<file path="flow/design.v">
`timescale 1ns / 1ps
module CPU_Set(
    input CLK,
	 input reset,
	 input [15:0]camera,
	 input [15:0] move_command,
	 input [15:0] data_out,
	 output reg [23:0] memory_location,
	 output reg [15:0] memory_input,
	 output reg [127:0] display,
	 output reg write_memory
    );
    parameter [14:0] termination_line = 15'd22;
	 parameter [4:0] stall = 5'd0;
    parameter [4:0] store = 5'd1;
    parameter [4:0] add = 5'd2;
    parameter [4:0] sub = 5'd3;
    parameter [4:0] move = 5'd4;
    parameter [4:0] sll = 5'd5;
    parameter [4:0] srl = 5'd6;
    parameter [4:0] load_hi_reg = 5'd7;
    parameter [4:0] load_lo_reg = 5'd8;
    parameter [4:0] jump = 5'd9;
    parameter [4:0] set_servo = 5'd10;
    parameter [4:0] load_cam = 5'd11;
    parameter [4:0] move_buffer = 5'd12;
    parameter [4:0] bne = 5'd13;
    parameter [4:0] beq = 5'd14;
    parameter [4:0] slt = 5'd15;
    parameter [4:0] AND = 5'd16;
    parameter [4:0] OR = 5'd17;
    parameter [4:0] NOT = 5'd18;
    parameter [4:0] load = 5'd19;
    parameter [4:0] loadl = 5'd20;
    parameter [4:0] storel = 5'd21;
    parameter [1:0] phase0 = 2'b00;
    parameter [1:0] phase1 = 2'b01;
    parameter [1:0] phase2 = 2'b10;
    parameter [2:0] reg0 = 3'b000;
    parameter [2:0] reg1 = 3'b001;
    parameter [2:0] reg2 = 3'b010;
    parameter [2:0] reg3 = 3'b011;
    parameter [2:0] reg4 = 3'b100;
    parameter [2:0] reg5 = 3'b101;
    parameter [2:0] reg6 = 3'b110;    
	 reg [15:0] word;
	 reg [14:0] pc_counter;
	 reg [7:0] right_servo;  
	 reg [7:0] left_servo;
	 reg [7:0] hi_part;
	 reg [2:0] reg_to_store;
	 reg [1:0] phase;
	 reg memory_flag;
	 reg memory_ready;
	 reg load_store;  
	 reg [15:0] r0;
	 reg [15:0] r1;
	 reg [15:0] r2;
	 reg [15:0] r3;
	 reg [15:0] r4;
	 reg [15:0] r5;
	 reg [15:0] r6;
	 reg [15:0] r7;
	 reg [15:0] tempA;
	 reg [15:0] tempB;
	 reg [10:0] jump_amount;  
	 always@(posedge CLK)
	 begin 
		if(reset)
		begin
			word <= 16'b0;
			pc_counter <= 15'b0;
			right_servo <= 8'b0;
			left_servo <= 8'b0;
			hi_part <= 8'b0;
			reg_to_store <= 3'b0;
			phase <= 2'b11;
			memory_flag <= 1'b0;
			memory_ready <= 1'b0;
			write_memory <= 1'b0;
			load_store <= 1'b1;
			r0 <= 16'b0;
			r1 <= 16'b0;
			r2 <= 16'b0;
			r3 <= 16'b0;
			r4 <= 16'b0;
			r5 <= 16'b0;
			r6 <= 16'b0;
			r7 <= 16'b0;
			jump_amount <= 11'b0;
			memory_location <= 24'b0;
			memory_input <= 16'b0;
			display <= 128'b0;
		end
		else
		begin
		if(pc_counter > termination_line )
            phase <= phase0;
		else
			phase <= phase + 1'b1;	
        case(phase) 
            phase0:
            begin 
					word <= data_out;
					if(memory_flag)
					begin
					  case(reg_to_store)
							reg0: memory_input <= r0;
							reg1:	memory_input <= r1;
							reg2:	memory_input <= r2;
							reg3:	memory_input <= r3;
							reg4:	memory_input <= r4;
							reg5:	memory_input <= r5;
							reg6:	memory_input <= r6;
							default: memory_input <= r7;
					  endcase	
					  memory_ready <= 1'b1;
					end
					else if(data_out[15:11] == loadl)
					begin
						memory_location <= {16'b0, data_out[7:0]};
						memory_ready <= 1'b1;
						reg_to_store <= data_out[10:8];
						load_store <= 1'b1;
					end
					else if(data_out[15:11] == storel)
					begin
						memory_location <= {16'b0, data_out[7:0]};
						memory_ready <= 1'b1;
						load_store <= 1'b0;
						write_memory <= 1'b1;
						case(data_out[10:8])
							reg0: memory_input <= r0;
							reg1:	memory_input <= r1;
							reg2:	memory_input <= r2;
							reg3:	memory_input <= r3;
							reg4:	memory_input <= r4;
							reg5:	memory_input <= r5;
							reg6:	memory_input <= r6;
							default: memory_input <= r7;
					  endcase	
					end
            end
            phase1:
            begin
                if(memory_flag)
                begin
                  write_memory <= ~(load_store);
						memory_location <= {hi_part,word};
						hi_part <= 1'b0;
						memory_flag <= 1'b0;
                end
                else 
                begin
						case(word[15:11])  
							load:
							begin
								 memory_flag <= 1'b1;
								 load_store <= 1'b1;
								 reg_to_store <= word[10:8];
								 hi_part <= word[7:0];
							end
							store:
							begin
								 memory_flag <= 1'b1;
								 load_store <= 1'b0;
								 reg_to_store <= word[10:8];
								 hi_part <= word[7:0];
							end
							add:
							begin
								 case(word[7:5]) 
									  reg0: tempA = r0; 
									  reg1: tempA = r1; 
									  reg2: tempA = r2; 
									  reg3: tempA = r3; 
									  reg4: tempA = r4; 
									  reg5: tempA = r5; 
									  reg6: tempA = r6; 
									  default: tempA = r7;
								 endcase					
								 case(word[4:2]) 
									  reg0: tempB = r0; 
									  reg1: tempB = r1; 
									  reg2: tempB = r2; 
									  reg3: tempB = r3; 
									  reg4: tempB = r4; 
									  reg5: tempB = r5; 
									  reg6: tempB = r6; 
									  default: tempB = r7;
								 endcase					
								 case(word[10:8]) 
									  reg0: r0 <= tempA + tempB;  
									  reg1: r1 <= tempA + tempB;
									  reg2: r2 <= tempA + tempB;
									  reg3: r3 <= tempA + tempB;
									  reg4: r4 <= tempA + tempB;
									  reg5: r5 <= tempA + tempB;
									  reg6: r6 <= tempA + tempB;
									  default: r7 <= tempA + tempB;
								 endcase					
							end
							sub:
							begin
								 case(word[7:5]) 
									  reg0: tempA = r0; 
									  reg1: tempA = r1; 
									  reg2: tempA = r2; 
									  reg3: tempA = r3; 
									  reg4: tempA = r4; 
									  reg5: tempA = r5; 
									  reg6: tempA = r6; 
									  default: tempA = r7;
								 endcase					
								 case(word[4:2]) 
									  reg0: tempB= r0; 
									  reg1: tempB = r1; 
									  reg2: tempB = r2; 
									  reg3: tempB = r3; 
									  reg4: tempB = r4; 
									  reg5: tempB = r5; 
									  reg6: tempB = r6; 
									  default: tempB = r7;
								 endcase					
								 case(word[10:8]) 
									  reg0: r0 <= tempA - tempB;  
									  reg1: r1 <= tempA - tempB;
									  reg2: r2 <= tempA - tempB;
									  reg3: r3 <= tempA - tempB;
									  reg4: r4 <= tempA - tempB;
									  reg5: r5 <= tempA - tempB;
									  reg6: r6 <= tempA - tempB;
									  default: r7 <= tempA - tempB;
								 endcase
							end
							move:
							begin
								 case(word[7:5]) 
									  reg0: tempA = r0; 
									  reg1: tempA = r1; 
									  reg2: tempA = r2; 
									  reg3: tempA = r3; 
									  reg4: tempA = r4; 
									  reg5: tempA = r5; 
									  reg6: tempA = r6; 
									  default: tempA = r7;
								 endcase					
								 case(word[10:8]) 
									  reg0: r0 <= tempA;
									  reg1: r1 <= tempA;
									  reg2: r2 <= tempA;
									  reg3: r3 <= tempA;
									  reg4: r4 <= tempA;
									  reg5: r5 <= tempA;
									  reg6: r6 <= tempA;
									  default: r7 <= tempA;
								 endcase
							end
							sll:
							begin
								 case(word[7:5]) 
									  reg0: tempA = r0 << word[4:1]; 
									  reg1: tempA = r1 << word[4:1]; 
									  reg2: tempA = r2 << word[4:1]; 
									  reg3: tempA = r3 << word[4:1]; 
									  reg4: tempA = r4 << word[4:1]; 
									  reg5: tempA = r5 << word[4:1]; 
									  reg6: tempA = r6 << word[4:1]; 
									  default: tempA = r7 << word[4:1];
								 endcase					
								 case(word[10:8]) 
									  reg0: r0 <= tempA;
									  reg1: r1 <= tempA;
									  reg2: r2 <= tempA;
									  reg3: r3 <= tempA;
									  reg4: r4 <= tempA;
									  reg5: r5 <= tempA;
									  reg6: r6 <= tempA;
									  default: r7 <= tempA;
								 endcase
							end
							srl:
							begin
								 case(word[7:5]) 
									  reg0: tempA = r0 >> word[4:1]; 
									  reg1: tempA = r1 >> word[4:1]; 
									  reg2: tempA = r2 >> word[4:1]; 
									  reg3: tempA = r3 >> word[4:1]; 
									  reg4: tempA = r4 >> word[4:1]; 
									  reg5: tempA = r5 >> word[4:1]; 
									  reg6: tempA = r6 >> word[4:1]; 
									  default: tempA = r7 >> word[4:1];
								 endcase					
								 case(word[10:8]) 
									  reg0: r0 <= tempA;
									  reg1: r1 <= tempA;
									  reg2: r2 <= tempA;
									  reg3: r3 <= tempA;
									  reg4: r4 <= tempA;
									  reg5: r5 <= tempA;
									  reg6: r6 <= tempA;
									  default: r7 <= tempA;
								 endcase
							end
							load_hi_reg:
							begin
								 case(word[10:8]) 
									  reg0: r0[15:8] <= word[7:0];
									  reg1: r1[15:8] <= word[7:0];
									  reg2: r2[15:8] <= word[7:0];
									  reg3: r3[15:8] <= word[7:0];
									  reg4: r4[15:8] <= word[7:0];
									  reg5: r5[15:8] <= word[7:0];
									  reg6: r6[15:8] <= word[7:0];
									  default: r7[15:8] <= word[7:0];
								 endcase
							end
							load_lo_reg:
							begin
								 case(word[10:8]) 
									  reg0: r0[7:0] <= word[7:0];
									  reg1: r1[7:0] <= word[7:0];
									  reg2: r2[7:0] <= word[7:0];
									  reg3: r3[7:0] <= word[7:0];
									  reg4: r4[7:0] <= word[7:0];
									  reg5: r5[7:0] <= word[7:0];
									  reg6: r6[7:0] <= word[7:0];
									  default: r7[7:0] <= word[7:0];
								 endcase
							end
							jump:
							begin
								 jump_amount <= word[10:0];
							end
							set_servo:
							begin
								 case(word[10:8]) 
									  reg0:
									  begin
											right_servo <= r0[7:0];
											left_servo <= r0[15:8];
									  end
									  reg1:
									  begin
											right_servo <= r1[7:0];
											left_servo <= r1[15:8];
									  end
									  reg2:
									  begin
											right_servo <= r2[7:0];
											left_servo <= r2[15:8];
									  end
									  reg3:
									  begin
											right_servo <= r3[7:0];
											left_servo <= r3[15:8];
									  end
									  reg4:
									  begin
											right_servo <= r4[7:0];
											left_servo <= r4[15:8];
									  end
									  reg5:
									  begin
											right_servo <= r5[7:0];
											left_servo <= r5[15:8];
									  end
									  reg6:
									  begin
											right_servo <= r6[7:0];
											left_servo <= r6[15:8];
									  end
									  default:
									  begin
											right_servo <= r7[7:0];
											left_servo <= r7[15:8];
									  end
								 endcase
							end
							load_cam:
							begin
								 case(word[10:8]) 
									  reg0: r0 <= camera;
									  reg1: r1 <= camera;
									  reg2: r2 <= camera;
									  reg3: r3 <= camera;
									  reg4: r4 <= camera;
									  reg5: r5 <= camera;
									  reg6: r6 <= camera;
									  default: r7 <= camera;
								 endcase
							end
							move_buffer:
							begin
								 case(word[10:8]) 
									  reg0: r0 <= move_command;
									  reg1: r1 <= move_command;
									  reg2: r2 <= move_command;
									  reg3: r3 <= move_command;
									  reg4: r4 <= move_command;
									  reg5: r5 <= move_command;
									  reg6: r6 <= move_command;
									  default: r7 <= move_command;
								 endcase
							end
							bne:
							begin
								 case(word[10:8]) 
									  reg0: tempA = r0; 
									  reg1: tempA = r1; 
									  reg2: tempA = r2; 
									  reg3: tempA = r3; 
									  reg4: tempA = r4; 
									  reg5: tempA = r5; 
									  reg6: tempA = r6; 
									  default: tempA = r7;
								 endcase					
								 case(word[7:5]) 
									  reg0: tempB= r0; 
									  reg1: tempB = r1; 
									  reg2: tempB = r2; 
									  reg3: tempB = r3; 
									  reg4: tempB = r4; 
									  reg5: tempB = r5; 
									  reg6: tempB = r6; 
									  default: tempB = r7;
								 endcase		
								 if(tempA != tempB)
								 begin
									  jump_amount <= {6'b0, word[4:0]};
								 end
								 else
								 begin
									  jump_amount <= 11'b0;
								 end
							end
							beq:
							begin
								 case(word[10:8]) 
									  reg0: tempA = r0; 
									  reg1: tempA = r1; 
									  reg2: tempA = r2; 
									  reg3: tempA = r3; 
									  reg4: tempA = r4; 
									  reg5: tempA = r5; 
									  reg6: tempA = r6; 
									  default: tempA = r7;
								 endcase					
								 case(word[7:5]) 
									  reg0: tempB = r0; 
									  reg1: tempB = r1; 
									  reg2: tempB = r2; 
									  reg3: tempB = r3; 
									  reg4: tempB = r4; 
									  reg5: tempB = r5; 
									  reg6: tempB = r6; 
									  default: tempB = r7;
								 endcase		
								 if(tempA == tempB)
								 begin
									  jump_amount <= {6'b0 , word[4:0]};
								 end
								 else
								 begin
									  jump_amount <= 11'b0;
								 end
							end
							slt:
							begin
								 case(word[7:5]) 
									  reg0: tempA = r0; 
									  reg1: tempA = r1; 
									  reg2: tempA = r2; 
									  reg3: tempA = r3; 
									  reg4: tempA = r4; 
									  reg5: tempA = r5; 
									  reg6: tempA = r6; 
									  default: tempA = r7;
								 endcase					
								 case(word[4:2]) 
									  reg0: tempB = r0; 
									  reg1: tempB = r1; 
									  reg2: tempB = r2; 
									  reg3: tempB = r3; 
									  reg4: tempB = r4; 
									  reg5: tempB = r5; 
									  reg6: tempB = r6; 
									  default: tempB = r7;
								 endcase		
								 case(word[10:8]) 
									  reg0: r0 <= tempA < tempB;
									  reg1: r1 <= tempA < tempB;
									  reg2: r2 <= tempA < tempB;
									  reg3: r3 <= tempA < tempB;
									  reg4: r4 <= tempA < tempB;
									  reg5: r5 <= tempA < tempB;
									  reg6: r6 <= tempA < tempB;
									  default: r7 <= tempA < tempB;
								 endcase
							end
							AND:
							begin
								 case(word[7:5]) 
									  reg0: tempA = r0; 
									  reg1: tempA = r1; 
									  reg2: tempA = r2; 
									  reg3: tempA = r3; 
									  reg4: tempA = r4; 
									  reg5: tempA = r5; 
									  reg6: tempA = r6; 
									  default: tempA = r7;
								 endcase					
								 case(word[4:2]) 
									  reg0: tempB = r0; 
									  reg1: tempB = r1; 
									  reg2: tempB = r2; 
									  reg3: tempB = r3; 
									  reg4: tempB = r4; 
									  reg5: tempB = r5; 
									  reg6: tempB = r6; 
									  default: tempB = r7;
								 endcase		
								 case(word[10:8]) 
									  reg0: r0 <= tempA & tempB;
									  reg1: r1 <= tempA & tempB;
									  reg2: r2 <= tempA & tempB;
									  reg3: r3 <= tempA & tempB;
									  reg4: r4 <= tempA & tempB;
									  reg5: r5 <= tempA & tempB;
									  reg6: r6 <= tempA & tempB;
									  default: r7 <= tempA & tempB;
								 endcase
							end
							OR:
							begin
								 case(word[7:5]) 
									  reg0: tempA = r0; 
									  reg1: tempA = r1; 
									  reg2: tempA = r2; 
									  reg3: tempA = r3; 
									  reg4: tempA = r4; 
									  reg5: tempA = r5; 
									  reg6: tempA = r6; 
									  default: tempA = r7;
								 endcase					
								 case(word[4:2]) 
									  reg0: tempB = r0; 
									  reg1: tempB = r1; 
									  reg2: tempB = r2; 
									  reg3: tempB = r3; 
									  reg4: tempB = r4; 
									  reg5: tempB = r5; 
									  reg6: tempB = r6; 
									  default: tempB = r7;
								 endcase		
								 case(word[10:8]) 
									  reg0: r0 <= tempA | tempB;
									  reg1: r1 <= tempA | tempB;
									  reg2: r2 <= tempA | tempB;
									  reg3: r3 <= tempA | tempB;
									  reg4: r4 <= tempA | tempB;
									  reg5: r5 <= tempA | tempB;
									  reg6: r6 <= tempA | tempB;
									  default: r7 <= tempA | tempB;
								 endcase
							end
							NOT:
							begin
								 case(word[7:5]) 
									  reg0: tempA = r0; 
									  reg1: tempA = r1; 
									  reg2: tempA = r2; 
									  reg3: tempA = r3; 
									  reg4: tempA = r4; 
									  reg5: tempA = r5; 
									  reg6: tempA = r6; 
									  default: tempA = r7;
								 endcase
								 case(word[10:8]) 
									  reg0: r0 <= ~(tempA);
									  reg1: r1 <= ~(tempA);
									  reg2: r2 <= ~(tempA);
									  reg3: r3 <= ~(tempA);
									  reg4: r4 <= ~(tempA);
									  reg5: r5 <= ~(tempA);
									  reg6: r6 <= ~(tempA);
									  default: r7 <= ~(tempA);
								 endcase
							end
							storel:
							begin
								write_memory <= 1'b0;
							end
							default:
							begin
							end
						endcase
               end
            end
            phase2:
				begin
					write_memory <= 1'b0;
					if (memory_ready && load_store)
					begin
						memory_ready <= 1'b0;
						case(reg_to_store)
							reg0: r0 <= data_out;
							reg1:	r1 <= data_out;
							reg2:	r2 <= data_out;
							reg3:	r3 <= data_out;
							reg4:	r4 <= data_out;
							reg5:	r5 <= data_out;
							reg6:	r6 <= data_out;
							default: r7 <= data_out;
						endcase
					end
					if(jump_amount > 1'b0)
					begin
						if(jump_amount[0] == 1'b1)
						begin
							memory_location <= {9'b0,pc_counter - jump_amount[10:1]};
							pc_counter <= pc_counter - jump_amount[10:1];
						end
						else
						begin
							memory_location <= {9'b0,pc_counter + jump_amount[10:1]};
							pc_counter <= pc_counter + jump_amount[10:1];
						end
						jump_amount <= 11'b0;
					end
					else
					begin
						memory_location <= {9'b0,pc_counter + 1'b1};
						pc_counter <= pc_counter + 1'b1;
					end
				end
            default:  
            begin
					display <= {r7,r6,r5,r4,r3,r2,r1,r0};
            end				
        endcase
	 end
		end
endmodule
</file>
<file path="flow/run.sh">
#!/bin/bash
# the make line also repeats each setting of config.mk as NAME=value (left out here)
make -C /OpenROAD-flow-scripts/flow DESIGN_CONFIG=/design/flow/config.mk WORK_HOME=/design/flow/orfs CLKGATE_MAP_FILE= finish
</file>
<file path="flow/config.mk">
export PLATFORM = sky130hd
export DESIGN_NAME = CPU_Set
export DESIGN_NICKNAME = CPU_Set
export VERILOG_FILES = /design/flow/design.v
export SDC_FILE = /design/flow/constraint.sdc
export NUM_CORES = 4
export LEC_CHECK = 0
export ABC_AREA = 1
export CAP_MARGIN = 20
export CORE_MARGIN = 2
export CORE_UTILIZATION = 72
export PLACE_DENSITY = 0.4
export SLEW_MARGIN = 20
export TNS_END_PERCENT = 10
</file>
<file path="flow/constraint.sdc">
create_clock -name core_clock -period 3.96 [get_ports {CLK}]
set_input_delay 0.7920 -clock core_clock [delete_from_list [all_inputs] [get_ports {CLK}]]
set_output_delay 0.7920 -clock core_clock [all_outputs]
set_load 0.01 [all_outputs]
</file>
==> reports/metrics.yaml, run 1 <==
post_synth_fa_ha_maj_area_fraction_pct: 3.54
pre_cts_ws_ns: -0.459
grt-ovfl-total: 703
fp-row-count: 68
netlist_area_before_placement_sq_um: 25400
synth_xor_xnor_area_share_pct: 1.42
cts_sinks: 355
clock_tree.htree_level_count: 2
yosys.stat.seqShare_pct: 28.0
ys.flop_type: "dfxtp_1"
yosys_warnings: 1
flow.first_error: "[ERROR GRT-0116] Global routing finished with congestion. Check the congestion regions in the DRC Viewer."
synthTopLogicFamily: "AND-OR/OR-AND gates"
placeableCoreArea_sq_um: 34600
count_of_flip_flops_with_a_built_in_enable_after_synthesis: 0
last-stage-reached: "global routing (5_1_grt)"
yosysTopAreaCellShare_pct: 28.0
yosys-top-cells-area: "dfxtp_1 28%, nand2_1 12%, a21oi_1 8.3%"
global_route.usage.total_pct: 87.6
dieArea_sq_um: 36700
synth.distinct_cells: 63
fp.dieH_microns: 192
dpl.hpwl_mm: 98.6
placedCellCount: 4773
port_buffers: 218
run_status: "stopped before the end"
synth.net_count: 4124
gp_routability_congestion: 1.51
post-synth-top-count-cell: "nand2_1"
yosys_chip_area_sq_um: 25400
cell_count_in_the_yosys_report: 4004
yosys-mux-area-fraction_pct: 0
buffer_type_at_the_clock_tree_root: "clkbuf_16"
numCtsBuffers: 37
yosys.area.top_type: "dfxtp_1"
synth.cellmix.compoundShare_pct: 30.1
boundaryPins: 219
synthSimpleGateAreaFrac_pct: 25.0
postPlaceCellArea_sq_um: 29700
postSynth.asyncResetShare_pct: 0
ys_ff: 355
syn_area_per_cell_sq_um: 6.34
ctsLongestPathBuffers: 3
fp_util_pct: 73.3
die_width_microns: 192
syn_inst: 4004
post_synth_most_frequent_cells: "795 x nand2_1, 521 x inv_1, 419 x a21oi_1, 412 x o21ai_0, 355 x dfxtp_1"
==> per-layer routing <==
| layer | track usage, % | overflow |
|---|---|---|
| met2 | 100 | 373 |
| met4 | 87.4 | 203 |
| met1 | 84.5 | 41 |
| met5 | 59.9 | 14 |
| met3 | 79.5 | 72 |
==> per-stage QoR <==
stage	util [%]	setup TNS, ns	hold WS (ns)	power (mW)
after global placement	85.8	-9.85	0.439	23.9
after detailed placement	85.8	-32.69	0.459	24.6
after CTS	90.5	-0.0480	0.468	29.4
after floorplan	-	0	0.457	16.2
==> what timing repair did <==
item / 4_1_cts
hold buffers: 0
setup buffers: 4
setup endpoints to repair: 121
cloned: 1
resized: 77
pin swaps: 20
==> run 2, diff against run 1 <==
Settings changed: ABC_AREA 1 to not set, CORE_UTILIZATION 72 to 45, PLACE_DENSITY 0.4 to not set, TNS_END_PERCENT 10 to not set.
Clock period 3.96 ns to 5.5 ns, I/O delays scaled along.
==> run 2 against run 1 <==
  * The layout now fails its checks (setup timing)
  * Synthesized cell count decreased by 9.8%
  * Synthesized area increased by 10%
  * Die area increased by 74%
==> reports/metrics.yaml, run 2 <==
run_status: "failed layout checks"  # was stopped before the end
checkFailReasons: "setup timing"
route.vias.total: 34200
insertion_delay_ns: 0.60
drt-initial-drc-count: 6877
die_width_microns: 253  # was 192 microns
crit_required_ns: 6.02
sw_power_mw: 12.0
syn_inst: 3610  # was 4004
numCtsBuffers: 42  # was 37
dpl.hpwl_mm: 125  # was 98.6 mm
combinationalPower_mw: 13.4
timing.critical_path.cells: "buf_4 -> and3_1 -> nand2b_1 -> o31a_1 -> ha_1 -> nand2b_1 -> a21oi_1 -> or4_1 -> a31oi_1 -> o311a_1 -> nor4_1 -> nor4_1 -> o311ai_1 -> buf_4 -> a32o_1"
p_int_mw: 9.68
cp.depth: 15
buffer_type_at_the_clock_tree_root: "clkbuf_16"  # unchanged
timing.final.hold_violations: 0
drc_errors: 0
synth_xor_xnor_area_share_pct: 1.60  # was 1.42%
fp.dieH_microns: 253  # was 192 microns
cts_tree: "built"
final_design_area_no_fill_sq_um: 33400
gp_routability_congestion: 1.20  # was 1.51
final_nets: 3871
yosys.stat.seqShare_pct: 25.4  # was 28.0%
drt_first_pass_iters: 9
synthTopLogicFamily: "AND-OR/OR-AND gates"  # unchanged
clockPowerShare_pct: 13.9
postSynth.asyncResetShare_pct: 0  # unchanged
cell_count_in_the_yosys_report: 3610  # was 4004
p_per_area_nw_per_um2: 651
seq-power_mw: 5.28
worstReg2RegStart: "word[6]"
critical-path-top-delay-family: "simple AND/OR/NAND/NOR gates"
critical_path.startpoint_type: "register"
critPathCapture: "r6[0]"
post-synth-top-count-cell: "nor2_1"  # was nand2_1
cp.buffers_inverters: 2
maxSlewViolCount: 0
finalCriticalPeriod_ns: 5.56
synth.distinct_cells: 97  # was 63
dieArea_sq_um: 64100  # was 36700 sq um
max-cap-violations: 0
wl_per_cell_microns: 37.0
ys.flop_type: "dfxtp_1"  # unchanged
port_buffers: 218  # unchanged
seq_power_share_pct: 24.3
boundaryPins: 219  # unchanged
worst_path_largest_cell_delay_ns: 0.75
worst-setup-path-type: "register to register"
clock_power_mw: 3.02
final_util_pct: 54.1
postPlaceCellArea_sq_um: 31800  # was 29700 sq um
yosys-top-cells-area: "dfxtp_1 25%, mux2i_1 8.6%, nor2_1 5.5%"  # was dfxtp_1 28%, nand2_1 12%, a21oi_1 8.3%
yosys_chip_area_sq_um: 27900  # was 25400 sq um
timing.final.crit_share_pct: 101
worst_hold_path_type: "register to register"
placedCellCount: 4544  # was 4773
netlist_area_before_placement_sq_um: 27900  # was 25400 sq um
critPathMaxFanout: 49
grt_setup_unrepaired: "false"
timing.critical_path.arrival_ns: 6.08
setup_slack_of_the_most_critical_reg_to_reg_path_ns: -0.06
routed_via_density: 7.38
yosys.area.top_type: "dfxtp_1"  # unchanged
global_route.usage.total_pct: 51.6
r2r_cells: 15
cts_hold_repair.buffers: 0  # unchanged
post_synth_most_frequent_cells: "412 x nor2_1, 355 x dfxtp_1, 281 x clkbuf_1, 249 x o21ai_0, 240 x mux2i_1"  # was 795 x nand2_1, 521 x inv_1, 419 x a21oi_1, 412 x o21ai_0, 355 x dfxtp_1
clock_tree.htree_level_count: 2  # unchanged
grt_max_degree: 125
comb_pwr_share_pct: 61.8
min_to: "memory_location[18]"
routed_wirelength_mm: 172
clock.fmax_mhz: 180
timing_worst_slew_pin_value_ns: 1.20
area_growth_from_synthesis_to_final_layout_pct: 19.4
setup_viol: 8
yosys_warnings: 1  # unchanged
crit_path_top_delay_cell: "dfxtp_4"
yosysTopAreaCellShare_pct: 25.4  # was 28.0%
syn_area_per_cell_sq_um: 7.74  # was 6.34 sq um
clock_slew_at_the_register_clock_pins_of_the_worst_setup_and_hold_paths_ns: 0.07
worst_hold_path.num_cells: 2
type_of_element_capturing_the_critical_path: "register"
clock-skew-final_ns: 0.0437
fp-row-count: 91  # was 68
grt-ovfl-total: 0
grt_pass1_vias: 31200
synthSimpleGateAreaFrac_pct: 20.5  # was 25.0%
finalNonFillerCells: 4639
count_of_flip_flops_with_a_built_in_enable_after_synthesis: 0  # unchanged
power_leader: "combinational cells"
post_synth_fa_ha_maj_area_fraction_pct: 3.22  # was 3.54%
timing.slew.headroom_pct: 19.5
hp-start: "memory_location[18]"
ctsLongestPathBuffers: 3  # unchanged
yosys-mux-area-fraction_pct: 15.6  # was 0%
vdd_ir_drop_max_v: 0.000392
finalSetupTns_ns: -0.239
grt_first_pass_wirelength_mm: 235
grt_antenna_before_repair: 15
synth.net_count: 3730  # was 4124
p_leak_nw: 12.1
placeableCoreArea_sq_um: 61600  # was 34600 sq um
ant_nets: 0
cts_sinks: 355  # unchanged
timing.critical_path.from: "word[6]"
r2r_end: "r6[0]"
tool_warnings: 66
switching_share_pct: 55.4
synth.cellmix.compoundShare_pct: 26.9  # was 30.1%
fp_util_pct: 45.4  # was 73.3%
ys_ff: 355  # unchanged
layout_setup_ws_ns: -0.0616
==> run 2: timing repair <==
action | 4_1_cts | 5_1_grt
endpoints found under the setup margin | 0 | 23
gates resized | 0 | 1
setup buffers | 0 | 0
==> run 2: routing by layer <==
layer  up-vias  wire, microns  global-route usage, %
met1     16200          60800                   62.2
met5         -            112                   1.31
met3      1038          27600                   24.3
li1      13800              -                      -
met2      3231          65300                   69.6
met4        10          17800                   40.9
==> run 2: through the flow <==
| stage | total power [mW] | hold slack, ns | worst slack (ns) |
|---|---|---|---|
| 2_1_floorplan | 11.3 | 0.447 | 0.502 |
| 3_3_place_gp | 17.3 | 0.442 | 0.404 |
| 3_5_place_dp | 17.4 | 0.446 | 0.237 |
| 4_1_cts | 20.4 | 0.454 | 0.183 |
| 5_1_grt | 21.8 | 0.480 | 0.00740 |
| 6_report | 21.7 | 0.450 | -0.0616 |
==> run 2: layout make-up <==
type	instances	area, sq um
clock inverters	16	220
multi-input cells	2772	19000
clock buffers	62	1240
inverters	89	337
fillers	5693	28200
diodes	17	42.5
repair buffers	491	4350
flip-flops and latches	355	7130
well taps	837	1050
==> run 3, diff against run 2 <==
Settings changed: TNS_END_PERCENT set to 5.
Clock period 5.5 ns to 4.33 ns, I/O delays scaled along.
==> run 3 against run 2 <==
  * Still fails the layout checks on setup timing
  * Critical path depth is the same
  * Sequential share of layout area shrank 2.2 points
  * Non-clock buffer count grew 370
  * Synthesized area is the same
  * Worst setup slack lost 0.0017 ns
  * Clock power grew 27%
  * Global-route usage grew 2.2 points
  * Via count grew 5.8%
  * Worst hold slack gained 0.0022 ns
  * Synthesized cell count is the same
  * Utilization grew 6.2 points
  * Clock-buffer cell count shrank 10
  * Critical path type unchanged
  * Largest cell class unchanged
  * Highest routed layer unchanged
==> reports/metrics.yaml, run 3 <==
worst_hold_path_type: "register to register"  # unchanged
fp_util_pct: 45.4  # unchanged
yosysTopAreaCellShare_pct: 25.4  # unchanged
worst-setup-path-type: "register to register"  # unchanged
timing.slew.headroom_pct: 17.1  # was 19.5%
crit_required_ns: 4.77  # was 6.02 ns
clockPowerShare_pct: 12.6  # was 13.9%
clock-skew-final_ns: 0.0406  # was 0.0437 ns
route.vias.total: 36200  # was 34200
finalCriticalPeriod_ns: 4.39  # was 5.56 ns
yosys-mux-area-fraction_pct: 15.6  # unchanged
cts_hold_repair.buffers: 0  # unchanged
p_per_area_nw_per_um2: 820  # was 651 nW/um^2
switching_share_pct: 52.8  # was 55.4%
seq_power_share_pct: 18.8  # was 24.3%
ctsLongestPathBuffers: 3  # unchanged
netlist_area_before_placement_sq_um: 27900  # unchanged
port_buffers: 218  # unchanged
worst_hold_path.num_cells: 2  # unchanged
timing.critical_path.from: "word[7]"  # was word[6]
dpl.hpwl_mm: 136  # was 125 mm
type_of_element_capturing_the_critical_path: "register"  # unchanged
timing.critical_path.arrival_ns: 4.83  # was 6.08 ns
area_growth_from_synthesis_to_final_layout_pct: 32.9  # was 19.4%
finalNonFillerCells: 4996  # was 4639
ys_ff: 355  # unchanged
setup_viol: 22  # was 8
crit_path_top_delay_cell: "nor3_1"  # was dfxtp_4
timing_worst_slew_pin_value_ns: 1.23  # was 1.20 ns
placeableCoreArea_sq_um: 61600  # unchanged
drt-initial-drc-count: 6904  # was 6877
die_width_microns: 253  # unchanged
worstReg2RegStart: "word[7]"  # was word[6]
timing.final.hold_violations: 0  # unchanged
r2r_cells: 15  # unchanged
yosys-top-cells-area: "dfxtp_1 25%, mux2i_1 8.6%, nor2_1 5.5%"  # unchanged
cell_count_in_the_yosys_report: 3610  # unchanged
grt_setup_unrepaired: "true"  # was false
count_of_flip_flops_with_a_built_in_enable_after_synthesis: 0  # unchanged
combinationalPower_mw: 20.9  # was 13.4 mW
tool_warnings: 71  # was 66
synth_xor_xnor_area_share_pct: 1.60  # unchanged
timing.final.crit_share_pct: 101  # about the same
final_nets: 4240  # was 3871
r2r_end: "r0[10]"  # was r6[0]
routed_via_density: 7.25  # was 7.38
wl_per_cell_microns: 35.8  # was 37.0 microns
worst_path_largest_cell_delay_ns: 0.77  # was 0.75 ns
global_route.usage.total_pct: 53.9  # was 51.6%
min_to: "memory_location[18]"  # unchanged
yosys.stat.seqShare_pct: 25.4  # unchanged
clock_tree.htree_level_count: 2  # unchanged
post_synth_fa_ha_maj_area_fraction_pct: 3.22  # unchanged
clock.fmax_mhz: 228  # was 180 MHz
timing.critical_path.cells: "buf_4 -> buf_6 -> nand3b_1 -> nor3_1 -> buf_4 -> a21oi_1 -> o211ai_1 -> buf_12 -> buf_4 -> o22ai_1 -> a22oi_1 -> o221ai_1 -> o41ai_2 -> buf_4 -> o21ai_0"  # was buf_4 -> and3_1 -> nand2b_1 -> o31a_1 -> ha_1 -> nand2b_1 -> a21oi_1 -> or4_1 -> a31oi_1 -> o311a_1 -> nor4_1 -> nor4_1 -> o311ai_1 -> buf_4 -> a32o_1
routed_wirelength_mm: 179  # was 172 mm
max-cap-violations: 0  # unchanged
maxSlewViolCount: 0  # unchanged
cts_tree: "built"  # unchanged
post-synth-top-count-cell: "nor2_1"  # unchanged
setup_slack_of_the_most_critical_reg_to_reg_path_ns: -0.06  # about the same
critical_path.startpoint_type: "register"  # unchanged
syn_inst: 3610  # unchanged
placedCellCount: 4889  # was 4544
insertion_delay_ns: 0.61  # was 0.60 ns
p_leak_nw: 14.2  # was 12.1 nW
ant_nets: 0  # unchanged
cp.depth: 15  # unchanged
cpMostUsedCell: "buf_4"
ys.flop_type: "dfxtp_1"  # unchanged
syn_area_per_cell_sq_um: 7.74  # unchanged
synth.cellmix.compoundShare_pct: 26.9  # unchanged
grt_first_pass_wirelength_mm: 247  # was 235 mm
synth.distinct_cells: 97  # unchanged
grt_max_degree: 164  # was 125
pre_cts_ws_ns: -0.292  # was 0.237 ns
postSynth.asyncResetShare_pct: 0  # unchanged
buffer_type_at_the_clock_tree_root: "clkbuf_16"  # unchanged
synthTopLogicFamily: "AND-OR/OR-AND gates"  # unchanged
yosys.area.top_type: "dfxtp_1"  # unchanged
final_util_pct: 60.3  # was 54.1%
comb_pwr_share_pct: 68.6  # was 61.8%
layout_setup_ws_ns: -0.0633  # was -0.0616 ns
grt_antenna_before_repair: 16  # was 15
clock_power_mw: 3.85  # was 3.02 mW
checkFailReasons: "setup timing"    # unchanged
postPlaceCellArea_sq_um: 34700  # was 31800 sq um
fp.dieH_microns: 253  # unchanged
p_int_mw: 14.4  # was 9.68 mW
fp-row-count: 91  # unchanged
run_status: "failed layout checks"  # unchanged
final_design_area_no_fill_sq_um: 37100  # was 33400 sq um
drc_errors: 0  # unchanged
synthSimpleGateAreaFrac_pct: 20.5  # unchanged
critical-path-top-delay-family: "AND-OR/OR-AND gates"  # was simple AND/OR/NAND/NOR gates
grt_pass1_vias: 33400  # was 31200
numCtsBuffers: 41  # was 42
cp.buffers_inverters: 6  # was 2
synth.net_count: 3730  # unchanged
clock_slew_at_the_register_clock_pins_of_the_worst_setup_and_hold_paths_ns: 0.08  # was 0.07 ns
hp-start: "memory_location[18]"  # unchanged
critPathMaxFanout: 22  # was 49
yosys_warnings: 1  # unchanged
seq-power_mw: 5.71  # was 5.28 mW
dieArea_sq_um: 64100  # unchanged
sw_power_mw: 16.1  # was 12.0 mW
gp_routability_congestion: 1.16  # was 1.20
boundaryPins: 219  # unchanged
critPathCapture: "r0[10]"  # was r6[0]
post_synth_most_frequent_cells: "412 x nor2_1, 355 x dfxtp_1, 281 x clkbuf_1, 249 x o21ai_0, 240 x mux2i_1"  # unchanged
power_leader: "combinational cells"  # unchanged
drt_first_pass_iters: 17  # was 9
grt-ovfl-total: 0  # unchanged
vdd_ir_drop_max_v: 0.00108  # was 0.000392 V
yosys_chip_area_sq_um: 27900  # unchanged
cts_sinks: 355  # unchanged
-- run 3: through the flow --
step	hold WS [ns]	setup TNS (ns)	total power, mW
final	0.452	-0.403	30.4
after global routing	0.471	-0.731	30.6
after CTS	0.454	-0.110	28.2
after detailed placement	0.446	-12.39	23.9
after global placement	0.440	-9.19	23.7
after floorplan	0.447	0	14.5
-- run 3: repair_timing --
action / CTS / global route
gates cloned: 1 / 1
setup buffers: 7 / 17
hold endpoints to repair: 0 / 0
endpoints found under the setup margin: 105 / 110
pin swaps: 8 / 40
gates resized: 62 / 105
-- run 3: cell type report --
type,count,area (sq um)
multi-input combinational,2772,19600
sequential,355,7140
timing repair buffer,861,7470
fill,5217,24500
clock buffer,52,1130
clock inverter,22,337
tap,837,1050
inverter,89,347
antenna,8,20.0
-- run 3: per-layer routing --
metal	track usage (%)	vias up	share of wire [%]
met2	74.4	3547	39
li1	-	14500	-
met4	45.8	16	11
met5	0	-	0.22
met3	22.5	1120	15
met1	64.2	17100	35
==> run 4, diff against run 3 <==
Settings changed: CORE_UTILIZATION 45 to 40, TNS_END_PERCENT 5 to not set.
Clock period 4.33 ns to 5.05 ns, I/O delays scaled along.
==> run 4 against run 3 <==
  * The layout still fails its checks (setup timing)
  * Die area is 12% higher
  * Flip-flop count stayed put
  * Worst setup slack better by 0.050 ns
  * Clock power is 17% lower
  * Synthesized cell count stayed put
  * Sequential share of layout area is 2.1 points higher
  * Via count is 10% lower
  * Combinational power is 33% lower
  * Synthesized area stayed put
  * First-iteration DRC count is 19% lower
==> reports/metrics.yaml, run 4 <==
run_status: "failed layout checks"  # unchanged
checkFailReasons: "setup timing"    # unchanged
finalCriticalPeriod_ns: 5.06  # was 4.39 ns
postSynth.asyncResetShare_pct: 0  # unchanged
final_util_pct: 48.6  # was 60.3%
setup_viol: 7  # was 22
routed_via_density: 6.88  # was 7.25
pre_cts_ws_ns: 0.221  # was -0.292 ns
timing.final.crit_share_pct: 100  # was 101%
post_synth_most_frequent_cells: "412 x nor2_1, 355 x dfxtp_1, 281 x clkbuf_1, 249 x o21ai_0, 240 x mux2i_1"  # unchanged
clock_tree.htree_level_count: 2  # unchanged
yosys.area.top_type: "dfxtp_1"  # unchanged
yosys-top-cells-area: "dfxtp_1 25%, mux2i_1 8.6%, nor2_1 5.5%"  # unchanged
comb_pwr_share_pct: 62.2  # was 68.6%
r2r_end: "r5[0]"  # was r0[10]
synthTopLogicFamily: "AND-OR/OR-AND gates"  # unchanged
synth_xor_xnor_area_share_pct: 1.60  # unchanged
worst_path_largest_cell_delay_ns: 0.68  # was 0.77 ns
insertion_delay_ns: 0.60  # was 0.61 ns
syn_inst: 3610  # unchanged
post_synth_fa_ha_maj_area_fraction_pct: 3.22  # unchanged
worst_hold_path_type: "register to register"  # unchanged
port_buffers: 218  # unchanged
crit_path_top_delay_cell: "dfxtp_4"  # was nor3_1
gp_routability_congestion: 1.13  # was 1.16
cell_count_in_the_yosys_report: 3610  # unchanged
layout_setup_ws_ns: -0.0137  # was -0.0633 ns
max-cap-violations: 0  # unchanged
grt_max_degree: 113  # was 164
drt_first_pass_iters: 9  # was 17
grt_util_met1_pct: 53.9  # was 64.2%
seq_area_sq_um: 7130  # was 7140 sq um
hp-start: "memory_location[20]"  # was memory_location[18]
synthSimpleGateAreaFrac_pct: 20.5  # unchanged
globalRouteMet3Util_pct: 15.2  # was 22.5%
type_of_element_capturing_the_critical_path: "register"  # unchanged
grt_antenna_before_repair: 12  # was 16
timing.final.hold_violations: 0  # unchanged
area_growth_from_synthesis_to_final_layout_pct: 19.7  # was 32.9%
routed_wirelength_mm: 160  # was 179 mm
die_width_microns: 268  # was 253 microns
sw_power_mw: 12.3  # was 16.1 mW
seq-power_mw: 5.39  # was 5.71 mW
timing.critical_path.arrival_ns: 5.53  # was 4.83 ns
fp_util_pct: 40.6  # was 45.4%
route.vias.total: 32500  # was 36200
timing.slew.headroom_pct: 13.6  # was 17.1%
min_to: "memory_location[20]"  # was memory_location[18]
timing.critical_path.from: "word[7]"  # unchanged
clock_slew_at_the_register_clock_pins_of_the_worst_setup_and_hold_paths_ns: 0.07  # was 0.08 ns
yosys-mux-area-fraction_pct: 15.6  # unchanged
numCtsBuffers: 42  # was 41
yosys.stat.seqShare_pct: 25.4  # unchanged
critPathMaxFanout: 36  # was 22
post-synth-top-count-cell: "nor2_1"  # unchanged
cp.buffers_inverters: 2  # was 6
grt_setup_unrepaired: "false"  # was true
crit_required_ns: 5.52  # was 4.77 ns
clock_power_mw: 3.20  # was 3.85 mW
drc_errors: 0  # unchanged
gr_util_met2_pct: 60.5  # was 74.4%
syn_area_per_cell_sq_um: 7.74  # unchanged
synth.cellmix.compoundShare_pct: 26.9  # unchanged
fp-row-count: 96  # was 91
grt_first_pass_wirelength_mm: 223  # was 247 mm
switching_share_pct: 54.3  # was 52.8%
hold-worst-slack_ns: 0.452  # about the same
worstReg2RegStart: "word[7]"  # unchanged
setup_slack_of_the_most_critical_reg_to_reg_path_ns: -0.01  # was -0.06 ns
clock-skew-final_ns: 0.0226  # was 0.0406 ns
timing.critical_path.cells: "buf_4 -> nor2_1 -> mux4_2 -> nor2_1 -> ha_1 -> nand2b_1 -> and2_1 -> o221a_2 -> nand3_1 -> a41o_1 -> nor4_1 -> o311ai_1 -> buf_4 -> a32o_1"  # was buf_4 -> buf_6 -> nand3b_1 -> nor3_1 -> buf_4 -> a21oi_1 -> o211ai_1 -> buf_12 -> buf_4 -> o22ai_1 -> a22oi_1 -> o221ai_1 -> o41ai_2 -> buf_4 -> o21ai_0
grt_pass1_vias: 29800  # was 33400
wl_per_cell_microns: 33.9  # was 35.8 microns
worst_hold_path.num_cells: 2  # unchanged
placeableCoreArea_sq_um: 68800  # was 61600 sq um
seq_power_share_pct: 23.7  # was 18.8%
netlist_area_before_placement_sq_um: 27900  # unchanged
p_per_area_nw_per_um2: 679  # was 820 nW/um^2
critical_path.startpoint_type: "register"  # unchanged
timing_worst_slew_pin_value_ns: 1.30  # was 1.23 ns
dpl.hpwl_mm: 119  # was 136 mm
dieArea_sq_um: 72000  # was 64100 sq um
critical-path-top-delay-family: "simple AND/OR/NAND/NOR gates"  # was AND-OR/OR-AND gates
drt-initial-drc-count: 5593  # was 6904
boundaryPins: 219  # unchanged
final_nets: 3881  # was 4240
global_route.usage.total_pct: 43.3  # was 53.9%
critPathCapture: "r5[0]"  # was r0[10]
vdd_ir_drop_max_v: 0.000475  # was 0.00108 V
clockPowerShare_pct: 14.1  # was 12.6%
ys.flop_type: "dfxtp_1"  # unchanged
worst-setup-path-type: "register to register"  # unchanged
ctsLongestPathBuffers: 3  # unchanged
combinationalPower_mw: 14.1  # was 20.9 mW
count_of_flip_flops_with_a_built_in_enable_after_synthesis: 0  # unchanged
fp.dieH_microns: 268  # was 253 microns
grt-ovfl-total: 0  # unchanged
synth.distinct_cells: 97  # unchanged
yosys_warnings: 1  # unchanged
cp.depth: 14  # was 15
power_leader: "combinational cells"  # unchanged
filler_cell_count: 6861  # was 5217
synth.net_count: 3730  # unchanged
tool_warnings: 67  # was 71
cts_sinks: 355  # unchanged
ant_nets: 0  # unchanged
p_int_mw: 10.4  # was 14.4 mW
p_leak_nw: 12.2  # was 14.2 nW
finalSetupTns_ns: -0.0381  # was -0.403 ns
maxSlewViolCount: 0  # unchanged
yosysTopAreaCellShare_pct: 25.4  # unchanged
buffer_type_at_the_clock_tree_root: "clkbuf_16"  # unchanged
r2r_cells: 14  # was 15
globalRoute.busiestLayer: "met2"  # unchanged
combGateArea_sq_um: 19000  # was 19600 sq um
clock.fmax_mhz: 197  # was 228 MHz
cts_tree: "built"  # unchanged
power.total_mw: 22.7  # was 30.4 mW
yosys_chip_area_sq_um: 27900  # unchanged
ys_ff: 355  # unchanged
==> run 4: metal layers <==
| metal | vias to the layer above | share of wire, % |
|---|---|---|
| met5 | - | 0.042 |
| met4 | 10 | 9.6 |
| met3 | 751 | 14 |
| met2 | 2639 | 39 |
| met1 | 15400 | 37 |
| li1 | 13800 | - |
==> run 4: area by class of cell <==
cell class	count	area share [%]
Multi-Input combinational cell	2772	56.8
Sequential cell	355	21.3
Timing Repair Buffer	501	13.1
Clock buffer	56	3.60
Tap cell	931	3.48
Inverter	89	1.01
Clock inverter	20	0.700
Antenna cell	1	0.00748
==> run 4: what timing repair did <==
item,CTS,global route
setup endpoints to repair,0,28
buffers inserted,0,1
hold buffers,0,0
gates resized,0,6
==> run 4: metrics by stage <==
step           cell area (sq um)  cells
2_1_floorplan              27900   3610
3_3_place_gp               32000   4647
3_5_place_dp               32000   4647
4_1_cts                    33400   4723
5_1_grt                    33400   4724
6_report                   33400   4725
==> run 5, diff against run 4 <==
Settings changed: CAP_MARGIN 20 to 40, CELL_PAD_IN_SITES_DETAIL_PLACEMENT set to 0, CELL_PAD_IN_SITES_GLOBAL_PLACEMENT set to 3, CORE_UTILIZATION 40 to 60, CTS_CLUSTER_DIAMETER set to 49, CTS_CLUSTER_SIZE set to 40, GPL_TIMING_DRIVEN set to 1, MAX_ROUTING_LAYER set to met5, SETUP_SLACK_MARGIN set to 1.11.
Clock period 5.05 ns to 6.92 ns, I/O delays scaled along.
==> run 5 against run 4 <==
  * The run now fails in global placement without I/O (3_1_place_gp_skip_io)
  * Die area decreased by 33%
  * Synthesized cell count is the same
  * Synthesized area did not move
==> reports/metrics.yaml, run 5 <==
synth.cellmix.compoundShare_pct: 26.9  # unchanged
synth.net_count: 3730  # unchanged
flow.first_error: "[ERROR GPL-0301] Utilization 133.979 % exceeds 100%."
ys_ff: 355  # unchanged
yosysTopAreaCellShare_pct: 25.4  # unchanged
fp-row-count: 79  # was 96
die_width_microns: 220  # was 268 microns
run_status: "stopped before the end"  # was failed layout checks
yosys-mux-area-fraction_pct: 15.6  # unchanged
post_synth_most_frequent_cells: "412 x nor2_1, 355 x dfxtp_1, 281 x clkbuf_1, 249 x o21ai_0, 240 x mux2i_1"  # unchanged
fp_util_pct: 60.4  # was 40.6%
synth.distinct_cells: 97  # unchanged
yosys_chip_area_sq_um: 27900  # unchanged
post_synth_fa_ha_maj_area_fraction_pct: 3.22  # unchanged
synthTopLogicFamily: "AND-OR/OR-AND gates"  # unchanged
syn_inst: 3610  # unchanged
yosys.area.top_type: "dfxtp_1"  # unchanged
placeableCoreArea_sq_um: 46300  # was 68800 sq um
yosys-top-cells-area: "dfxtp_1 25%, mux2i_1 8.6%, nor2_1 5.5%"  # unchanged
ys.flop_type: "dfxtp_1"  # unchanged
fp.dieH_microns: 220  # was 268 microns
cell_count_in_the_yosys_report: 3610  # unchanged
syn_area_per_cell_sq_um: 7.74  # unchanged
postSynth.asyncResetShare_pct: 0  # unchanged
yosys_warnings: 1  # unchanged
count_of_flip_flops_with_a_built_in_enable_after_synthesis: 0  # unchanged
netlist_area_before_placement_sq_um: 27900  # unchanged
synth_xor_xnor_area_share_pct: 1.60  # unchanged
post-synth-top-count-cell: "nor2_1"  # unchanged
synthSimpleGateAreaFrac_pct: 20.5  # unchanged
yosys.stat.seqShare_pct: 25.4  # unchanged
dieArea_sq_um: 48300  # was 72000 sq um
last-stage-reached: "global placement without I/O (3_1_place_gp_skip_io)"
==> run 6, diff against run 5 <==
Settings changed: ABC_AREA set to 0, CAP_MARGIN 40 to 20, CELL_PAD_IN_SITES_DETAIL_PLACEMENT 0 to 2, CELL_PAD_IN_SITES_GLOBAL_PLACEMENT 3 to 1, CORE_ASPECT_RATIO set to 0.85, CORE_UTILIZATION 60 to 26, CTS_CLUSTER_DIAMETER 49 to not set, CTS_CLUSTER_SIZE 40 to 47, MAX_ROUTING_LAYER met5 to not set, PLACE_DENSITY set to 0.71, SETUP_SLACK_MARGIN 1.11 to -0.03, SLEW_MARGIN 20 to 0, TNS_END_PERCENT set to 25.
Clock period 6.92 ns to 8.15 ns, I/O delays scaled along.
==> run 6 against run 5 <==
  * The run now finishes clean
  * Die area rose by 130%
  * Synthesized cell count did not move
  * Synthesized area did not move
==> reports/metrics.yaml, run 6 <==
run_status: "finished clean"  # was stopped before the end
fp.dieH_microns: 306  # was 220 microns
cts_sinks: 355
cpMostUsedCell: "o21ai_0"
timing.final.crit_share_pct: 78.3
grt_util_met1_pct: 41.3
synthTopLogicFamily: "AND-OR/OR-AND gates"  # unchanged
dieArea_sq_um: 110000  # was 48300 sq um
yosys-top-cells-area: "dfxtp_1 25%, mux2i_1 8.6%, nor2_1 5.5%"  # unchanged
critPathCapture: "r2[11]"
post_synth_fa_ha_maj_area_fraction_pct: 3.22  # unchanged
yosys_chip_area_sq_um: 27900  # unchanged
filler_cell_count: 12200
timing.critical_path.from: "word[6]"
placeableCoreArea_sq_um: 106000  # was 46300 sq um
seq_power_share_pct: 23.2
comb_pwr_share_pct: 61.9
synthSimpleGateAreaFrac_pct: 20.5  # unchanged
cts_tree: "built"
globalRoute.busiestLayer: "met2"
min_to: "memory_location[17]"
combinationalPower_mw: 9.00
timing.critical_path.arrival_ns: 6.83
layout_setup_ws_ns: 1.77
switching_share_pct: 56.4
clock_power_mw: 2.17
grt_antenna_before_repair: 17
finalSetupTns_ns: 0
drc_errors: 0
routed_wirelength_mm: 187
critical_path.startpoint_type: "register"
final_nets: 3758
cp.buffers_inverters: 3
critPathMaxFanout: 55
wl_per_cell_microns: 36.8
worst_hold_path.num_cells: 2
postSynth.asyncResetShare_pct: 0  # unchanged
cell_count_in_the_yosys_report: 3610  # unchanged
ys_ff: 355  # unchanged
drt-initial-drc-count: 4870
worstReg2RegStart: "word[6]"
tool_warnings: 67
timing.final.hold_violations: 0
gp_routability_congestion: 1.04
type_of_element_capturing_the_critical_path: "register"
critical-path-top-delay-family: "AND-OR/OR-AND gates"
final_util_pct: 31.3
boundaryPins: 219
crit_required_ns: 8.60
p_leak_nw: 11.6
yosys.stat.seqShare_pct: 25.4  # unchanged
finalCriticalPeriod_ns: 6.38
number_of_setup_buffers_added_after_cts: 0
ant_nets: 0
synth_xor_xnor_area_share_pct: 1.60  # unchanged
area_growth_from_synthesis_to_final_layout_pct: 19.0
synth.distinct_cells: 97  # unchanged
hp-start: "memory_location[17]"
power_leader: "combinational cells"
worst_path_largest_cell_delay_ns: 0.79
grt_first_pass_wirelength_mm: 263
cp.depth: 16
seq-power_mw: 3.38
grt_setup_unrepaired: "false"
clockPowerShare_pct: 14.9
max-cap-violations: 0
setup_slack_of_the_most_critical_reg_to_reg_path_ns: 1.77
timing.critical_path.cells: "buf_12 -> nor2b_1 -> buf_4 -> a221oi_1 -> a21oi_1 -> ha_1 -> nand2b_1 -> o311ai_0 -> a221o_1 -> o21ai_0 -> xnor2_1 -> a221oi_1 -> o211ai_1 -> o21ai_0 -> buf_4 -> o21ai_0"
r2r_end: "r2[11]"
yosysTopAreaCellShare_pct: 25.4  # unchanged
ctsLongestPathBuffers: 3
count_of_flip_flops_with_a_built_in_enable_after_synthesis: 0  # unchanged
global_route.usage.total_pct: 32.6
dpl.hpwl_mm: 134
cts_hold_repair.buffers: 0
yosys_warnings: 1  # unchanged
drt_first_pass_iters: 8
synth.cellmix.compoundShare_pct: 26.9  # unchanged
sw_power_mw: 8.21
hold-worst-slack_ns: 0.461
fp_util_pct: 26.3  # was 60.4%
numCtsBuffers: 45
die_width_microns: 360  # was 220 microns
grt-ovfl-total: 0
yosys.area.top_type: "dfxtp_1"  # unchanged
crit_path_top_delay_cell: "dfxtp_4"
grt_pass1_vias: 34000
yosys-mux-area-fraction_pct: 15.6  # unchanged
vdd_ir_drop_max_v: 0.000389
post-synth-top-count-cell: "nor2_1"  # unchanged
grt_max_degree: 174
syn_area_per_cell_sq_um: 7.74  # unchanged
ys.flop_type: "dfxtp_1"  # unchanged
timing.slew.headroom_pct: 13.3
synth.net_count: 3730  # unchanged
power.total_mw: 14.6
post_synth_most_frequent_cells: "412 x nor2_1, 355 x dfxtp_1, 281 x clkbuf_1, 249 x o21ai_0, 240 x mux2i_1"  # unchanged
clock-skew-final_ns: 0.0248
globalRouteMet3Util_pct: 10.2
route.vias.total: 33900
p_int_mw: 6.35
syn_inst: 3610  # unchanged
combGateArea_sq_um: 19000
worst-setup-path-type: "register to register"
seq_area_sq_um: 7130
setup_viol: 0
pre_cts_ws_ns: 1.67
timing_worst_slew_pin_value_ns: 1.29
r2r_cells: 16
netlist_area_before_placement_sq_um: 27900  # unchanged
p_per_area_nw_per_um2: 438
maxSlewViolCount: 0
routed_via_density: 6.67
clock_slew_at_the_register_clock_pins_of_the_worst_setup_and_hold_paths_ns: 0.06
fp-row-count: 110  # was 79
gr_util_met2_pct: 48.9
insertion_delay_ns: 0.61
clock.fmax_mhz: 157
cts_resized: 0
clock_tree.htree_level_count: 2
port_buffers: 218
buffer_type_at_the_clock_tree_root: "clkbuf_16"
worst_hold_path_type: "register to register"
## run 6: per-layer routing
layer / part of all wire, % / vias to the layer above
met2: 42 / 2389
li1: - / 13500
met5: 0.045 / -
met4: 6.9 / 14
met1: 39 / 17200
met3: 12 / 782
## run 6: final cells by class
| class | instances | area share, % |
|---|---|---|
| Tap cell | 1400 | 5.27 |
| Sequential cell | 355 | 21.4 |
| Multi-Input combinational cell | 2772 | 57.2 |
| Inverter | 89 | 1.01 |
| Antenna cell | 13 | 0.0979 |
| Clock buffer | 62 | 3.85 |
| Clock inverter | 20 | 0.839 |
| Timing Repair Buffer | 375 | 10.3 |
## run 6: per-stage QoR
step / cells / instance area (sq um)
after floorplan: 3610 / 27900
after CTS: 5066 / 33100
after global placement: 4983 / 31600
after global routing: 5074 / 33200
final: 5086 / 33200
after detailed placement: 4984 / 31600
==> run 7, diff against run 6 <==
Settings changed: ABC_AREA 0 to not set, CELL_PAD_IN_SITES_DETAIL_PLACEMENT 2 to not set, CELL_PAD_IN_SITES_GLOBAL_PLACEMENT 1 to not set, CORE_ASPECT_RATIO 0.85 to not set, CORE_UTILIZATION 26 to 58, CTS_CLUSTER_SIZE 47 to not set, GPL_TIMING_DRIVEN 1 to not set, PLACE_DENSITY 0.71 to not set, SETUP_SLACK_MARGIN -0.03 to 1.43, SLEW_MARGIN 0 to 20, TNS_END_PERCENT 25 to not set.
Clock period 8.15 ns to 5.49 ns, I/O delays scaled along.
==> run 7 against run 6 <==
  * The run now fails in global routing (5_1_grt)
  * Synthesized cell count is the same
  * Synthesized area did not move
  * Die area shrank 55%
==> reports/metrics.yaml, run 7 <==
yosys_warnings: 1  # unchanged
flow.first_error: "[ERROR GRT-0232] Routing congestion too high. Check the congestion heatmap in the GUI."
post_synth_most_frequent_cells: "412 x nor2_1, 355 x dfxtp_1, 281 x clkbuf_1, 249 x o21ai_0, 240 x mux2i_1"  # unchanged
ctsLongestPathBuffers: 3  # unchanged
syn_area_per_cell_sq_um: 7.74  # unchanged
dpl.hpwl_mm: 113  # was 134 mm
die_width_microns: 223  # was 360 microns
ys.flop_type: "dfxtp_1"  # unchanged
synth.net_count: 3730  # unchanged
post_synth_fa_ha_maj_area_fraction_pct: 3.22  # unchanged
fp.dieH_microns: 223  # was 306 microns
post-synth-top-count-cell: "nor2_1"  # unchanged
cell_count_in_the_yosys_report: 3610  # unchanged
synth.cellmix.compoundShare_pct: 26.9  # unchanged
clock_tree.htree_level_count: 2  # unchanged
fp-row-count: 80  # was 110
postPlaceCellArea_sq_um: 31200  # was 31600 sq um
gp_routability_congestion: 1.23  # was 1.04
postSynth.asyncResetShare_pct: 0  # unchanged
placeableCoreArea_sq_um: 47600  # was 106000 sq um
yosysTopAreaCellShare_pct: 25.4  # unchanged
syn_inst: 3610  # unchanged
synth_xor_xnor_area_share_pct: 1.60  # unchanged
cts_hold_repair.buffers: 0  # unchanged
grt-ovfl-total: 1
numCtsBuffers: 38  # was 45
global_route.usage.total_pct: 64.9
fp_util_pct: 58.6  # was 26.3%
last-stage-reached: "global routing (5_1_grt)"
yosys.stat.seqShare_pct: 25.4  # unchanged
netlist_area_before_placement_sq_um: 27900  # unchanged
synthTopLogicFamily: "AND-OR/OR-AND gates"  # unchanged
buffer_type_at_the_clock_tree_root: "clkbuf_16"  # unchanged
yosys-mux-area-fraction_pct: 15.6  # unchanged
cts_sinks: 355  # unchanged
ys_ff: 355  # unchanged
synthSimpleGateAreaFrac_pct: 20.5  # unchanged
dieArea_sq_um: 49900  # was 110000 sq um
run_status: "stopped before the end"  # was finished clean
yosys-top-cells-area: "dfxtp_1 25%, mux2i_1 8.6%, nor2_1 5.5%"  # unchanged
synth.distinct_cells: 97  # unchanged
boundaryPins: 219  # unchanged
yosys_chip_area_sq_um: 27900  # unchanged
port_buffers: 218  # unchanged
yosys.area.top_type: "dfxtp_1"  # unchanged
count_of_flip_flops_with_a_built_in_enable_after_synthesis: 0  # unchanged
run 7: through the flow:
step,setup slack (ns),instances,power [mW]
2_1_floorplan,1.23,3610,11.5
3_3_place_gp,0.653,4265,16.6
3_5_place_dp,0.597,4265,16.8
4_1_cts,1.34,4410,20.5
run 7: per-layer routing:
metal  track usage, %  overflow
met1             68.5         0
met2             85.3         1
met3             43.4         0
met4             57.4         0
met5             16.9         0
run 7: what timing repair did:
action,in CTS
resized,155
pin swaps,40
gates cloned,5
endpoints found under the setup margin,139
setup buffers,70
==> run 8, diff against run 7 <==
Settings changed: ABC_AREA set to 1, CELL_PAD_IN_SITES_DETAIL_PLACEMENT set to 2, CORE_UTILIZATION 58 to 38, CTS_CLUSTER_DIAMETER set to 112, CTS_CLUSTER_SIZE set to 37, GPL_ROUTABILITY_DRIVEN set to 0, GPL_TIMING_DRIVEN set to 1, PLACE_DENSITY_LB_ADDON set to 0.26, SETUP_SLACK_MARGIN 1.43 to 0.08.
Clock period 5.49 ns to 6.59 ns, I/O delays scaled along.
==> run 8 against run 7 <==
  * The flow stops in detailed placement (3_5_place_dp)
  * Synthesized area is 9.2% lower
  * Synthesized cell count is 11% higher
  * Die area is 38% higher
==> reports/metrics.yaml, run 8 <==
run_status: "stopped before the end"  # unchanged
last-stage-reached: "detailed placement (3_5_place_dp)"  # was global routing (5_1_grt)
flow.first_error: "[ERROR DPL-0033] detailed placement checks failed during check placement."  # was [ERROR GRT-0232] Routing congestion too high. Check the congestion heatmap in the GUI.
synth.net_count: 4124  # was 3730
post_synth_fa_ha_maj_area_fraction_pct: 3.54  # was 3.22%
yosys-mux-area-fraction_pct: 0  # was 15.6%
ys_ff: 355  # unchanged
boundaryPins: 219  # unchanged
dieArea_sq_um: 68800  # was 49900 sq um
placeableCoreArea_sq_um: 66000  # was 47600 sq um
netlist_area_before_placement_sq_um: 25400  # was 27900 sq um
fp_util_pct: 38.4  # was 58.6%
yosys.area.top_type: "dfxtp_1"  # unchanged
post_synth_most_frequent_cells: "795 x nand2_1, 521 x inv_1, 419 x a21oi_1, 412 x o21ai_0, 355 x dfxtp_1"  # was 412 x nor2_1, 355 x dfxtp_1, 281 x clkbuf_1, 249 x o21ai_0, 240 x mux2i_1
synthTopLogicFamily: "AND-OR/OR-AND gates"  # unchanged
yosys-top-cells-area: "dfxtp_1 28%, nand2_1 12%, a21oi_1 8.3%"  # was dfxtp_1 25%, mux2i_1 8.6%, nor2_1 5.5%
post-synth-top-count-cell: "nand2_1"  # was nor2_1
yosys_warnings: 1  # unchanged
ys.flop_type: "dfxtp_1"  # unchanged
syn_area_per_cell_sq_um: 6.34  # was 7.74 sq um
synth.distinct_cells: 63  # was 97
count_of_flip_flops_with_a_built_in_enable_after_synthesis: 0  # unchanged
fp-row-count: 94  # was 80
postSynth.asyncResetShare_pct: 0  # unchanged
synthSimpleGateAreaFrac_pct: 25.0  # was 20.5%
fp.dieH_microns: 262  # was 223 microns
yosysTopAreaCellShare_pct: 28.0  # was 25.4%
yosys_chip_area_sq_um: 25400  # was 27900 sq um
syn_inst: 4004  # was 3610
die_width_microns: 262  # was 223 microns
port_buffers: 218  # unchanged
yosys.stat.seqShare_pct: 28.0  # was 25.4%
cell_count_in_the_yosys_report: 4004  # was 3610
synth.cellmix.compoundShare_pct: 30.1  # was 26.9%
synth_xor_xnor_area_share_pct: 1.42  # was 1.60%
[run 8: metrics by stage]
step                    std cells  power, mW  instance area [sq um]  worst slack [ns]
after floorplan              4004       9.76                  25400              2.46
after global placement       4899       13.8                  28000              1.31
==> run 9, diff against run 8 <==
Settings changed: CORE_UTILIZATION 38 to 56, MAX_ROUTING_LAYER set to met4, PLACE_DENSITY_LB_ADDON 0.26 to 0.06, SETUP_SLACK_MARGIN 0.08 to 0.46, SLEW_MARGIN 20 to 10.
==> run 9 against run 8 <==
  * The run again fails in detailed placement (3_5_place_dp)
  * Synthesized cell count is the same
  * Synthesized area did not move
  * Die area down 32%
==> reports/metrics.yaml, run 9 <==
post-synth-top-count-cell: "nand2_1"  # unchanged
run_status: "stopped before the end"  # unchanged
boundaryPins: 219  # unchanged
yosys-top-cells-area: "dfxtp_1 28%, nand2_1 12%, a21oi_1 8.3%"  # unchanged
placeableCoreArea_sq_um: 44500  # was 66000 sq um
post_synth_fa_ha_maj_area_fraction_pct: 3.54  # unchanged
yosys_chip_area_sq_um: 25400  # unchanged
synth.cellmix.compoundShare_pct: 30.1  # unchanged
cell_count_in_the_yosys_report: 4004  # unchanged
syn_area_per_cell_sq_um: 6.34  # unchanged
yosys.area.top_type: "dfxtp_1"  # unchanged
netlist_area_before_placement_sq_um: 25400  # unchanged
yosysTopAreaCellShare_pct: 28.0  # unchanged
count_of_flip_flops_with_a_built_in_enable_after_synthesis: 0  # unchanged
yosys-mux-area-fraction_pct: 0  # unchanged
synthSimpleGateAreaFrac_pct: 25.0  # unchanged
postSynth.asyncResetShare_pct: 0  # unchanged
yosys.stat.seqShare_pct: 28.0  # unchanged
fp_util_pct: 57.0  # was 38.4%
fp-row-count: 77  # was 94
yosys_warnings: 1  # unchanged
fp.dieH_microns: 217  # was 262 microns
port_buffers: 218  # unchanged
synthTopLogicFamily: "AND-OR/OR-AND gates"  # unchanged
dieArea_sq_um: 47000  # was 68800 sq um
synth.distinct_cells: 63  # unchanged
flow.first_error: "[ERROR DPL-0033] detailed placement checks failed during check placement."  # unchanged
ys.flop_type: "dfxtp_1"  # unchanged
syn_inst: 4004  # unchanged
synth_xor_xnor_area_share_pct: 1.42  # unchanged
die_width_microns: 217  # was 262 microns
post_synth_most_frequent_cells: "795 x nand2_1, 521 x inv_1, 419 x a21oi_1, 412 x o21ai_0, 355 x dfxtp_1"  # unchanged
last-stage-reached: "detailed placement (3_5_place_dp)"  # unchanged
ys_ff: 355  # unchanged
synth.net_count: 4124  # unchanged
## run 9: through the flow
stage | power (mW) | hold slack [ns]
after global placement | 13.6 | 0.454
after floorplan | 9.76 | 0.457
No activity file was given, so power comes from the tool's default toggle rates.
